== harbor ==
==> flow/design.v (excerpt) <==
module ascon
(
    input  logic         clock,            
    input  logic         reset_n,          
    input  logic         i_sys_enable,     
    input  logic         i_start,          
    input  logic         i_data_valid,     
    input  logic [ 63:0] i_data,           
    input  logic [127:0] i_key,            
    input  logic [127:0] i_nonce,          
    output logic [ 63:0] o_cipher,         
    output logic [127:0] o_tag,            
    output logic         o_valid_cipher,   
    output logic         o_done,           
    output logic         o_ready           
);
Size in the first run: roughly 9000 cells after synthesis, roughly 540 flip-flops, about 520 I/O pins, about 51000 µm² of cells after synthesis.
export LEC_CHECK = 0
export ABC_AREA = 1
export CAP_MARGIN = 20
export CORE_MARGIN = 2
export CORE_UTILIZATION = 72
export CTS_CLUSTER_DIAMETER = 400
export CTS_CLUSTER_SIZE = 15
export HOLD_SLACK_MARGIN = 0.29
export SLEW_MARGIN = 20
export TNS_END_PERCENT = 10
create_clock -name core_clock -period 3.45 [get_ports {clock}]
run.sh (not shown) runs the stock make flow with config.mk's settings and CLKGATE_MAP_FILE=.
Run status, harbor: aborted in global routing (5_1_grt), error GRT-0116
diff inputs: harbor => raven
# harbor
export LEC_CHECK = 0
export ABC_AREA = 1
export CAP_MARGIN = 20
export CORE_MARGIN = 2
export CORE_UTILIZATION = 72
export CTS_CLUSTER_DIAMETER = 400
export CTS_CLUSTER_SIZE = 15
export HOLD_SLACK_MARGIN = 0.29
export SLEW_MARGIN = 20
export TNS_END_PERCENT = 10
create_clock -name core_clock -period 3.45 [get_ports {clock}]
# raven
export LEC_CHECK = 0
export CAP_MARGIN = 20
export CORE_MARGIN = 2
export CORE_UTILIZATION = 40
export SLEW_MARGIN = 20
create_clock -name core_clock -period 10.0 [get_ports {clock}]
[summary]
raven: all stages complete, timing, DRC and antenna checks passed
Y dimension of the die was lower in the run labelled harbor.
raven vs harbor: number of library cell types mapped by synthesis up by more than a quarter
Total cells reported by yosys after synthesis, raven and harbor, lower one = raven.
Re half-perimeter wire length of the detailed placement result: raven and harbor aren't equal, and the higher value belongs to harbor.
Compare raven and harbor | chip area line of the yosys report higher: raven
Count of cells resized by post-cts repair: raven < harbor
Against harbor, synthesized area in raven came out worse.
Die area in raven vs harbor: up 83%
Compared with harbor, in raven port buffer count now sits at about the same level, instance tally after logic synthesis now sits lower.
--- input diff raven..ember ---
# raven
export LEC_CHECK = 0
export CAP_MARGIN = 20
export CORE_MARGIN = 2
export CORE_UTILIZATION = 40
export SLEW_MARGIN = 20
create_clock -name core_clock -period 10.0 [get_ports {clock}]
# ember
export LEC_CHECK = 0
export ABC_AREA = 0
export CAP_MARGIN = 35
export CELL_PAD_IN_SITES_GLOBAL_PLACEMENT = 1
export CORE_MARGIN = 7
export CORE_UTILIZATION = 27
export CTS_CLUSTER_SIZE = 83
export MAX_ROUTING_LAYER = met4
export MIN_ROUTING_LAYER = met1
export PLACE_DENSITY_LB_ADDON = 0.1
export SETUP_SLACK_MARGIN = 2.89
export SLEW_MARGIN = 20
create_clock -name core_clock -period 10.0 [get_ports {clock}]
### Flow results
- Count of buffer and inverter cells on the critical path: lower on raven
- Higher post-route core utilization was reported by raven, not ember.
- From raven to ember the numbers moved as follows: critical path depth now sits higher; placed wire-length estimate after detailed placement now sits higher.
- ember against raven: core box area went up about 50%, worst hold slack +0.029 ns.
Input-level comparison between violet and ember:
# ember
export LEC_CHECK = 0
export ABC_AREA = 0
export CAP_MARGIN = 35
export CELL_PAD_IN_SITES_GLOBAL_PLACEMENT = 1
export CORE_MARGIN = 7
export CORE_UTILIZATION = 27
export CTS_CLUSTER_SIZE = 83
export MAX_ROUTING_LAYER = met4
export MIN_ROUTING_LAYER = met1
export PLACE_DENSITY_LB_ADDON = 0.1
export SETUP_SLACK_MARGIN = 2.89
export SLEW_MARGIN = 20
create_clock -name core_clock -period 10.0 [get_ports {clock}]
# violet
export LEC_CHECK = 0
export CAP_MARGIN = 20
export CORE_MARGIN = 2
export CORE_UTILIZATION = 72
export MAX_ROUTING_LAYER = met4
export SETUP_SLACK_MARGIN = -0.25
export SLEW_MARGIN = 20
create_clock -name core_clock -period 3.25 [get_ports {clock}]
Notes after the runs:
Post-cts repair resize count: violet vs ember up 15
Average cell area after synthesis essentially unchanged between ember and violet.
Diff ember -> violet: total placed cells including tap cells fell by 9.9%; number of standard-cell rows in the floorplan fell by 39%; instance area at placement rose by about 6%.
Against ember, violet comes in 45 points higher on core utilization at floorplan.
Of violet and ember, only violet fails to reach the end of the flow.
violet did not finish; the tool stopped in global routing (5_1_grt) with error GRT-0232.
Worst slack at placement was higher in the run labelled ember.
ember → violet: final HPWL from detailed placement dropped 37 mm, number of H-tree branching levels down 1, die area now smaller, netlist area before placement essentially unchanged.
